==> build 18: inputs <==
==> flow/design.v (excerpt) <==
module AXIS_FIR_v1_0 # 
    (
        parameter integer C_S_AXIS_TDATA_WIDTH	= 16,
        parameter integer C_M_AXIS_TDATA_WIDTH	= 32,
        parameter integer C_M_AXIS_START_COUNT	= 32
    )
    (
        input wire [3:0] s_axis_tkeep,
        output wire [3:0] m_axis_tkeep,
        input wire  s_axis_aclk,
        input wire  s_axis_aresetn,
        output wire  s_axis_tready,
        input wire [C_S_AXIS_TDATA_WIDTH-1 : 0] s_axis_tdata,
        input wire [(C_S_AXIS_TDATA_WIDTH/8)-1 : 0] s_axis_tstrb,
        input wire  s_axis_tlast,
        input wire  s_axis_tvalid,
        input wire  m_axis_aclk,
        input wire  m_axis_aresetn,
        output wire  m_axis_tvalid,
        output wire [C_M_AXIS_TDATA_WIDTH-1 : 0] m_axis_tdata,
        output wire [(C_M_AXIS_TDATA_WIDTH/8)-1 : 0] m_axis_tstrb,
        output wire  m_axis_tlast,
        input wire  m_axis_tready
    );
make LEC_CHECK=0 ABC_AREA=1 CAP_MARGIN=15 CELL_PAD_IN_SITES_GLOBAL_PLACEMENT=1 CORE_ASPECT_RATIO=1.33 CORE_MARGIN=9 CORE_UTILIZATION=17 GPL_ROUTABILITY_DRIVEN=0 GPL_TIMING_DRIVEN=1 MAX_ROUTING_LAYER=met4 MIN_ROUTING_LAYER=met2 PLACE_DENSITY_LB_ADDON=0.2 SETUP_SLACK_MARGIN=0.71 SLEW_MARGIN=20 TNS_END_PERCENT=65 finish   # period 6.23 ns
run.sh (not shown) runs the stock make flow with config.mk's settings and CLKGATE_MAP_FILE=.
==> trial 53: changes against build 18 <==
==> flow/config.mk (replaced) <==
export PLATFORM = sky130hd
export DESIGN_NAME = AXIS_FIR_v1_0
export DESIGN_NICKNAME = AXIS_FIR_v1_0
export VERILOG_FILES = /design/flow/design.v
export SDC_FILE = /design/flow/constraint.sdc
export NUM_CORES = 4
export LEC_CHECK = 0
export CAP_MARGIN = 20
export CORE_MARGIN = 2
export CORE_UTILIZATION = 40
export SLEW_MARGIN = 20
==> flow/constraint.sdc (replaced) <==
create_clock -name core_clock -period 8.0 [get_ports {s_axis_aclk}]
set_input_delay 1.6000 -clock core_clock [delete_from_list [all_inputs] [get_ports {s_axis_aclk}]]
set_output_delay 1.6000 -clock core_clock [all_outputs]
set_load 0.01 [all_outputs]
==> run_results.csv <==
group,metric,value,unit
place,place_hpwl,156000,um
grt,grt_max_degree,162,
grt,use_met3,2.28,%
run,warning_count,114,
status,outcome,"finished clean",
grt,grt_use_met1,26.1,%
detailed_routing,num_antenna_cells,1,
logic_synthesis,yosys-stat-area,0.0811,sq mm
logic_synthesis,synth_area,0.0811,sq mm
logic_synthesis,compound_area_share,6.88,%
worst_setup_path,crit_cells,20,
worst_setup_path,worstPathRequired,8.44,ns
layout,nets,9947,
detailed_routing,wl_met3,7270,um
[end of results for trial 53]
==> run_results.csv <==
group,metric,value,unit
grt,grt_use_met1,0,%
logic_synthesis,synth_area,0.0878,sq mm
run,warning_count,124,
status,outcome,"finished clean",
logic_synthesis,yosys-stat-area,0.0878,sq mm
grt,grt_max_degree,135,
[end of results for build 18]

---

==> v12 <==
==> flow/design.v <==
`timescale 1ns / 1ps
module FIR(
    input clk,
    input reset,
    input enable_fir,
    input signed [15:0] fir_data_in,
    output reg signed [31:0] fir_data_out 
    );
    reg signed [15:0] buff0, buff1, buff2, buff3, buff4, buff5, buff6, buff7, buff8, buff9, buff10, buff11, buff12, buff13, buff14;
    wire signed [15:0] tap0, tap1, tap2, tap3, tap4, tap5, tap6, tap7, tap8, tap9, tap10, tap11, tap12, tap13, tap14; 
    reg signed [31:0] acc0, acc1, acc2, acc3, acc4, acc5, acc6, acc7, acc8, acc9, acc10, acc11, acc12, acc13, acc14; 
    assign tap0 = 16'hfe64;
    assign tap1 = 16'hfc8a; 
    assign tap2 = 16'hfc04; 
    assign tap3 = 16'hff93; 
    assign tap4 = 16'h0883; 
    assign tap5 = 16'h14ef; 
    assign tap6 = 16'h1ff7; 
    assign tap7 = 16'h2463; 
    assign tap8 = 16'h1ff7; 
    assign tap9 = 16'h14ef;
    assign tap10 = 16'h0883; 
    assign tap11 = 16'hff93; 
    assign tap12 = 16'hfc04; 
    assign tap13 = 16'hfc8a; 
    assign tap14 = 16'hfe64;
	always @ (posedge clk)
        begin
            if(enable_fir == 1'b1)
                begin
                    buff0 <= fir_data_in;
                    acc0 <= tap0 * buff0;
                    buff1 <= buff0;  
                    acc1 <= tap1 * buff1;
                    buff2 <= buff1; 
                    acc2 <= tap2 * buff2;
                    buff3 <= buff2;     
                    acc3 <= tap3 * buff3;
                    buff4 <= buff3;  
                    acc4 <= tap4 * buff4;
                    buff5 <= buff4; 
                    acc5 <= tap5 * buff5;
                    buff6 <= buff5;  
                    acc6 <= tap6 * buff6;
                    buff7 <= buff6; 
                    acc7 <= tap7 * buff7;
                    buff8 <= buff7;  
                    acc8 <= tap8 * buff8;
                    buff9 <= buff8;     
                    acc9 <= tap9 * buff9;
                    buff10 <= buff9;   
                    acc10 <= tap10 * buff10;
                    buff11 <= buff10;    
                    acc11 <= tap11 * buff11;
                    buff12 <= buff11;    
                    acc12 <= tap12 * buff12;
                    buff13 <= buff12;  
                    acc13 <= tap13 * buff13;  
                    buff14 <= buff13;  
                    acc14 <= tap14 * buff14;  
                end
        end   
    always @ (posedge clk) 
        begin
            if (enable_fir == 1'b1)
                begin
                    fir_data_out <= acc0 + acc1 + acc2 + acc3 + acc4 + acc5 + acc6 + acc7 + acc8 + acc9 + acc10 + acc11 + acc12 + acc13 + acc14;
                end
        end 
endmodule
`timescale 1 ns / 1 ps
module AXIS_FIR_v1_0_S_AXIS #
    (
        parameter integer C_S_AXIS_TDATA_WIDTH	= 16
    )
    (
        input wire [3:0] s_axis_tkeep,
        output reg enable_fir,
        output reg [C_S_AXIS_TDATA_WIDTH-1 : 0] fir_data_in,
        input wire  S_AXIS_ACLK,
        input wire  S_AXIS_ARESETN,
        output wire  S_AXIS_TREADY,
        input wire [C_S_AXIS_TDATA_WIDTH-1 : 0] S_AXIS_TDATA,
        input wire [(C_S_AXIS_TDATA_WIDTH/8)-1 : 0] S_AXIS_TSTRB,
        input wire  S_AXIS_TLAST,
        input wire  S_AXIS_TVALID
    );
    function integer clogb2 (input integer bit_depth);
        begin
            for(clogb2=0; bit_depth>0; clogb2=clogb2+1)
                bit_depth = bit_depth >> 1;
        end
    endfunction
    localparam NUMBER_OF_INPUT_WORDS  = 8;
    localparam bit_num  = clogb2(NUMBER_OF_INPUT_WORDS-1);
    parameter [1:0] IDLE        = 1'b0,  
                    WRITE_FIFO  = 1'b1;  
    reg axis_tready;
    reg mst_exec_state; 
    genvar byte_index;   
    wire fifo_wren;
    reg fifo_full_flag;
    reg [bit_num-1:0] write_pointer;
    reg writes_done;
    assign S_AXIS_TREADY = axis_tready;
    always @ (posedge S_AXIS_ACLK) 
        begin  
            if (!S_AXIS_ARESETN) 
                begin
                  mst_exec_state <= IDLE;
                  axis_tready <= 1'b0;
                end  
            else
                case (mst_exec_state)
                    IDLE: 
                        if (S_AXIS_TVALID)
                            begin
                                mst_exec_state <= WRITE_FIFO;
                                axis_tready <= 1'b1;  
                            end
                        else
                            begin
                                mst_exec_state <= IDLE;
                                axis_tready <= 1'b0;  
                            end
                    WRITE_FIFO: 
                        if (writes_done)
                            begin
                                mst_exec_state <= IDLE;
                            end
                        else
                            begin
                                mst_exec_state <= WRITE_FIFO;
                            end
                endcase
        end
    always@(posedge S_AXIS_ACLK)
        begin
            if(!S_AXIS_ARESETN)
                begin
                    write_pointer <= 0;
                    writes_done <= 1'b0;
                end  
            else
                if (write_pointer <= NUMBER_OF_INPUT_WORDS-1)
                    begin
                        if (fifo_wren)
                            begin
                                write_pointer <= write_pointer + 1;
                                writes_done <= 1'b0;
                            end
                        if ((write_pointer == NUMBER_OF_INPUT_WORDS-1)|| S_AXIS_TLAST)
                            begin
                                writes_done <= 1'b1;
                            end
                    end  
        end
    assign fifo_wren = S_AXIS_TVALID && axis_tready;
    generate 
        for (byte_index=0; byte_index<= (C_S_AXIS_TDATA_WIDTH/8-1); byte_index=byte_index+1)
            begin:FIFO_GEN
                reg  [(C_S_AXIS_TDATA_WIDTH/4)-1:0] stream_data_fifo [0 : NUMBER_OF_INPUT_WORDS-1];
                always @ (posedge S_AXIS_ACLK)
                    begin
                        if (fifo_wren) 
                            begin
                                stream_data_fifo[write_pointer] <= S_AXIS_TDATA[(byte_index*8+7) -: 8];
                            end  
                    end  
            end		
    endgenerate
    always @ (posedge S_AXIS_ACLK)
        begin  
            if (!S_AXIS_ARESETN)
                begin 
                    enable_fir <= 1'b0;
                    fir_data_in <= 16'd0;
                end
            else if (fifo_wren)
                begin
                    enable_fir <= 1'b1;
                    fir_data_in <= S_AXIS_TDATA;
                end
            else 
                begin 
                    enable_fir <= enable_fir;
                    fir_data_in <= fir_data_in;
                end
        end  
endmodule
`timescale 1ns / 1ps
module AXIS_FIR_v1_0_M_AXIS #
    (
        parameter integer C_M_AXIS_TDATA_WIDTH	= 32,
        parameter integer C_M_START_COUNT	= 32
    )
	(
        output reg [3:0] m_axis_tkeep,
        input wire enable_fir,
        input wire [C_M_AXIS_TDATA_WIDTH-1 : 0] fir_data_out,
        input wire  M_AXIS_ACLK,
        input wire  M_AXIS_ARESETN,
        output wire  M_AXIS_TVALID,
        output wire [C_M_AXIS_TDATA_WIDTH-1 : 0] M_AXIS_TDATA,
        output wire [(C_M_AXIS_TDATA_WIDTH/8)-1 : 0] M_AXIS_TSTRB,
        output wire  M_AXIS_TLAST,
        input wire  M_AXIS_TREADY 
	);
	localparam NUMBER_OF_OUTPUT_WORDS = 8;                                               
	function integer clogb2 (input integer bit_depth);                                   
        begin                                                                              
            for(clogb2=0; bit_depth>0; clogb2=clogb2+1)                                      
                bit_depth = bit_depth >> 1;                                                    
        end                                                                                
	endfunction                                                                          
	localparam integer WAIT_COUNT_BITS = clogb2(C_M_START_COUNT-1);                      
	localparam bit_num  = clogb2(NUMBER_OF_OUTPUT_WORDS);                                
	parameter [1:0] IDLE          = 2'b00,  
	                INIT_COUNTER  = 2'b01,  
	                SEND_STREAM   = 2'b10;  
	reg [1:0] mst_exec_state;  
	reg [bit_num-1:0] read_pointer;                                                      
	reg [WAIT_COUNT_BITS-1 : 0] count;
	wire axis_tvalid;
	reg axis_tvalid_delay;
	wire axis_tlast;
	reg axis_tlast_delay;
	reg [C_M_AXIS_TDATA_WIDTH-1 : 0] stream_data_out;
	wire tx_en;
	reg tx_done;
	assign M_AXIS_TVALID = axis_tvalid_delay;
	assign M_AXIS_TDATA	 = stream_data_out;
	assign M_AXIS_TLAST	 = axis_tlast_delay;
	assign M_AXIS_TSTRB	 = {(C_M_AXIS_TDATA_WIDTH/8){1'b1}};
    always @(posedge M_AXIS_ACLK)                                             
        begin                                                                     
            if (!M_AXIS_ARESETN)                                                    
                begin                                                                 
                    mst_exec_state <= IDLE;                                             
                    count    <= 0;                                                      
                end                                                                   
            else                                                                    
                case (mst_exec_state)                                                 
                    IDLE:                                                               
                                mst_exec_state <= INIT_COUNTER;                              
                    INIT_COUNTER:                                                       
                        if (count == C_M_START_COUNT - 1)                               
                            begin                                                           
                                mst_exec_state <= SEND_STREAM;                               
                            end                                                             
                        else                                                              
                            begin                                                           
                                count <= count + 1;                                           
                                mst_exec_state <= INIT_COUNTER;                              
                            end                                                             
                    SEND_STREAM:                                                        
                        if (tx_done)                                                      
                            begin                                                           
                                mst_exec_state <= INIT_COUNTER;
                                count <= 0;                                     
                            end                                                             
                        else                                                              
                            begin                                                           
                                mst_exec_state <= SEND_STREAM;                                
                            end                                                             
                endcase                                                               
        end                                                                       
    assign axis_tvalid = (mst_exec_state != IDLE);
	assign axis_tlast = (read_pointer == NUMBER_OF_OUTPUT_WORDS-1);                                
    always @(posedge M_AXIS_ACLK)                                                                  
        begin                                                                                          
            if (!M_AXIS_ARESETN)                                                                         
                begin                                                                                      
                    axis_tvalid_delay <= 1'b0;                                                               
                    axis_tlast_delay <= 1'b0;                                                                
                end                                                                                        
            else                                                                                         
                begin                                                                                      
                    axis_tvalid_delay <= axis_tvalid;                                                        
                    axis_tlast_delay <= axis_tlast;                                                          
                end                                                                                        
        end                                                                                            
    always@(posedge M_AXIS_ACLK)                                               
        begin                                                                            
            if(!M_AXIS_ARESETN)                                                            
                begin                                                                        
                    read_pointer <= 0;                                                         
                    tx_done <= 1'b0;                                                           
                end                                                                          
            else                                                                           
            if (read_pointer <= NUMBER_OF_OUTPUT_WORDS-1)                                
                begin                                                                      
                    if (tx_en)                                                               
                        begin                                                                  
                            read_pointer <= read_pointer + 1;                                    
                            tx_done <= 1'b0;                                                     
                        end                                                                    
                end                                                                        
            else if (read_pointer == NUMBER_OF_OUTPUT_WORDS)                             
                begin                                                                      
                    tx_done <= 1'b1;   
                    read_pointer <= 0;  
                end                                                                        
        end                                                                              
	assign tx_en = M_AXIS_TREADY && axis_tvalid;   
    always @( posedge M_AXIS_ACLK )                  
        begin                                            
            if(!M_AXIS_ARESETN)                            
                begin                                        
                    stream_data_out <= 1;                      
                end                                          
            else if (tx_en) 
                begin                                        
                    stream_data_out <= fir_data_out;  
                end                                          
        end                                              
    always @ (posedge M_AXIS_ACLK)
        begin
            if (enable_fir == 1'b1 && M_AXIS_ARESETN == 1'b1)
                begin
                    m_axis_tkeep <= 4'hf;
                end
            else
                begin
                    m_axis_tkeep <= 4'h0;
                end
        end    
endmodule
`timescale 1 ns / 1 ps
module AXIS_FIR_v1_0 # 
    (
        parameter integer C_S_AXIS_TDATA_WIDTH	= 16,
        parameter integer C_M_AXIS_TDATA_WIDTH	= 32,
        parameter integer C_M_AXIS_START_COUNT	= 32
    )
    (
        input wire [3:0] s_axis_tkeep,
        output wire [3:0] m_axis_tkeep,
        input wire  s_axis_aclk,
        input wire  s_axis_aresetn,
        output wire  s_axis_tready,
        input wire [C_S_AXIS_TDATA_WIDTH-1 : 0] s_axis_tdata,
        input wire [(C_S_AXIS_TDATA_WIDTH/8)-1 : 0] s_axis_tstrb,
        input wire  s_axis_tlast,
        input wire  s_axis_tvalid,
        input wire  m_axis_aclk,
        input wire  m_axis_aresetn,
        output wire  m_axis_tvalid,
        output wire [C_M_AXIS_TDATA_WIDTH-1 : 0] m_axis_tdata,
        output wire [(C_M_AXIS_TDATA_WIDTH/8)-1 : 0] m_axis_tstrb,
        output wire  m_axis_tlast,
        input wire  m_axis_tready
    );
    wire [C_S_AXIS_TDATA_WIDTH-1 : 0] fir_data_in;
    wire [C_M_AXIS_TDATA_WIDTH-1 : 0] fir_data_out;
    wire enable_fir;
    AXIS_FIR_v1_0_S_AXIS # ( 
        .C_S_AXIS_TDATA_WIDTH(C_S_AXIS_TDATA_WIDTH)
    ) AXIS_FIR_v1_0_S_AXIS_inst (
        .s_axis_tkeep(s_axis_tkeep),
        .enable_fir(enable_fir),
        .fir_data_in(fir_data_in),
        .S_AXIS_ACLK(s_axis_aclk),
        .S_AXIS_ARESETN(s_axis_aresetn),
        .S_AXIS_TREADY(s_axis_tready),
        .S_AXIS_TDATA(s_axis_tdata),
        .S_AXIS_TSTRB(s_axis_tstrb),
        .S_AXIS_TLAST(s_axis_tlast),
        .S_AXIS_TVALID(s_axis_tvalid)
    );
    AXIS_FIR_v1_0_M_AXIS # ( 
        .C_M_AXIS_TDATA_WIDTH(C_M_AXIS_TDATA_WIDTH),
        .C_M_START_COUNT(C_M_AXIS_START_COUNT)
    ) AXIS_FIR_v1_0_M_AXIS_inst (
        .m_axis_tkeep(m_axis_tkeep),
        .enable_fir(enable_fir),
        .fir_data_out(fir_data_out),
        .M_AXIS_ACLK(s_axis_aclk),
        .M_AXIS_ARESETN(s_axis_aresetn),
        .M_AXIS_TVALID(m_axis_tvalid),
        .M_AXIS_TDATA(m_axis_tdata),
        .M_AXIS_TSTRB(m_axis_tstrb),
        .M_AXIS_TLAST(m_axis_tlast),
        .M_AXIS_TREADY(m_axis_tready)
    );
    FIR LPF_FIR_inst (
        .clk(s_axis_aclk),
        .reset(s_axis_aresetn),
        .enable_fir(enable_fir),
        .fir_data_in(fir_data_in),  
        .fir_data_out(fir_data_out)  
    );
endmodule
==> flow/run.sh <==
#!/bin/bash
# the make line also repeats each setting of config.mk as NAME=value (left out here)
make -C /OpenROAD-flow-scripts/flow DESIGN_CONFIG=/design/flow/config.mk WORK_HOME=/design/flow/orfs CLKGATE_MAP_FILE= finish
==> flow/config.mk <==
export PLATFORM = sky130hd
export DESIGN_NAME = AXIS_FIR_v1_0
export DESIGN_NICKNAME = AXIS_FIR_v1_0
export VERILOG_FILES = /design/flow/design.v
export SDC_FILE = /design/flow/constraint.sdc
export NUM_CORES = 4
export LEC_CHECK = 0
export ABC_AREA = 1
export CAP_MARGIN = 30
export CORE_ASPECT_RATIO = 1.35
export CORE_MARGIN = 5
export CORE_UTILIZATION = 43
export CTS_CLUSTER_SIZE = 32
export GPL_ROUTABILITY_DRIVEN = 0
export HOLD_SLACK_MARGIN = 0.27
export MAX_ROUTING_LAYER = met4
export MIN_ROUTING_LAYER = met2
export PLACE_DENSITY = 0.41
export SETUP_SLACK_MARGIN = -0.36
export SLEW_MARGIN = 20
==> flow/constraint.sdc <==
create_clock -name core_clock -period 11.6 [get_ports {s_axis_aclk}]
set_input_delay 2.3200 -clock core_clock [delete_from_list [all_inputs] [get_ports {s_axis_aclk}]]
set_output_delay 2.3200 -clock core_clock [all_outputs]
set_load 0.01 [all_outputs]
==> inputs of v25, as changes to v12 <==
==> flow/config.mk (replaced) <==
export PLATFORM = sky130hd
export DESIGN_NAME = AXIS_FIR_v1_0
export DESIGN_NICKNAME = AXIS_FIR_v1_0
export VERILOG_FILES = /design/flow/design.v
export SDC_FILE = /design/flow/constraint.sdc
export NUM_CORES = 4
export LEC_CHECK = 0
export CAP_MARGIN = 30
export CORE_MARGIN = 2
export CORE_UTILIZATION = 72
export CTS_CLUSTER_SIZE = 14
export PLACE_DENSITY_LB_ADDON = 0.28
export SETUP_SLACK_MARGIN = 1.68
export SLEW_MARGIN = 20
==> flow/constraint.sdc (replaced) <==
create_clock -name core_clock -period 6.66 [get_ports {s_axis_aclk}]
set_input_delay 1.3320 -clock core_clock [delete_from_list [all_inputs] [get_ports {s_axis_aclk}]]
set_output_delay 1.3320 -clock core_clock [all_outputs]
set_load 0.01 [all_outputs]
==> inputs of v1, as changes to v12 <==
==> flow/config.mk (replaced) <==
export PLATFORM = sky130hd
export DESIGN_NAME = AXIS_FIR_v1_0
export DESIGN_NICKNAME = AXIS_FIR_v1_0
export VERILOG_FILES = /design/flow/design.v
export SDC_FILE = /design/flow/constraint.sdc
export NUM_CORES = 4
export LEC_CHECK = 0
export ABC_AREA = 1
export CAP_MARGIN = 20
export CORE_MARGIN = 2
export CORE_UTILIZATION = 72
export PLACE_DENSITY_LB_ADDON = 0.02
export SLEW_MARGIN = 20
==> flow/constraint.sdc (replaced) <==
create_clock -name core_clock -period 5.49 [get_ports {s_axis_aclk}]
set_input_delay 1.0980 -clock core_clock [delete_from_list [all_inputs] [get_ports {s_axis_aclk}]]
set_output_delay 1.0980 -clock core_clock [all_outputs]
set_load 0.01 [all_outputs]
==> inputs of v21, as changes to v12 <==
==> flow/config.mk (replaced) <==
export PLATFORM = sky130hd
export DESIGN_NAME = AXIS_FIR_v1_0
export DESIGN_NICKNAME = AXIS_FIR_v1_0
export VERILOG_FILES = /design/flow/design.v
export SDC_FILE = /design/flow/constraint.sdc
export NUM_CORES = 4
export LEC_CHECK = 0
export CAP_MARGIN = 0
export CORE_MARGIN = 2
export CORE_UTILIZATION = 72
export PLACE_DENSITY = 0.41
export SLEW_MARGIN = 20
==> flow/constraint.sdc (replaced) <==
create_clock -name core_clock -period 5.82 [get_ports {s_axis_aclk}]
set_input_delay 1.1640 -clock core_clock [delete_from_list [all_inputs] [get_ports {s_axis_aclk}]]
set_output_delay 1.1640 -clock core_clock [all_outputs]
set_load 0.01 [all_outputs]
==> results.json <==
{
  "detailedRoute.firstIterationViolations": 7543,
  "setup_slack_after_layout_ns": -0.421,
  "worst_skew_pair.late_latency_ns": 0.75,
  "failed_checks": "setup timing",
  "fp.coreArea_um2": 112000,
  "area.share.sequential": 0.219,
  "dr_wl_met2_um": 118000,
  "timing.final.setup_violations": 9,
  "run_status": "complete, but fails checks"
}
Source of the figures above: v25

==> results.json <==
{
  "ctsHtreeMaxLevel": 3,
  "cts_resized": 0,
  "critical_path_buf_inv_count": 5,
  "non_clock_inverter_count": 2584,
  "postCtsHoldBufs": 0,
  "startpoint_type": "flip-flop",
  "worst_skew_pair.late_latency_ns": 0.74,
  "ctsRootBufferMaster": "clkbuf_16",
  "timing.final.setup_violations": 0,
  "run_status": "complete, no violations",
  "post_synth_xor_area_fraction": 0.0320,
  "detailedRoute.firstIterationViolations": 16100,
  "area.share.sequential": 0.219,
  "dr_wl_met2_um": 141000,
  "place.detailed.instances": 12300,
  "fp.coreArea_um2": 203000
}
Source of the figures above: v12

==> results.json <==
{
  "setup_slack_after_layout_ns": -0.291,
  "dr_wl_met2_um": 94500,
  "area.share.sequential": 0.228,
  "startpoint_type": "flip-flop",
  "timing.final.setup_violations": 14,
  "stage_log_warnings": 127,
  "failed_checks": "setup timing",
  "worst_skew_pair.late_latency_ns": 0.69,
  "detailedRoute.firstIterationViolations": 3398,
  "areaGrowthSynthToFinish_pct": 12.7,
  "run_status": "complete, but fails checks"
}
Source of the figures above: v21

==> results.json <==
{
  "startpoint_type": "flip-flop",
  "synth.yosys.chip_area_um2": 87800,
  "area.share.sequential": 0.217,
  "dr_wl_met2_um": 119000,
  "cp_data_required_time_ns": 5.88,
  "worst_skew_pair.late_latency_ns": 0.74,
  "failed_checks": "setup timing",
  "timing.final.setup_violations": 1,
  "post_synth_xor_area_fraction": 0.0320,
  "run_status": "complete, but fails checks",
  "setup_slack_after_layout_ns": -0.0238,
  "globalRouteOverflowTotal": 0,
  "routability_congestion": 1.00,
  "detailedRoute.firstIterationViolations": 7140,
  "stage_log_warnings": 126,
  "largestClassByArea": "multi-input combinational cells",
  "preCtsSetupSlack_ns": -0.00452
}
Source of the figures above: v1

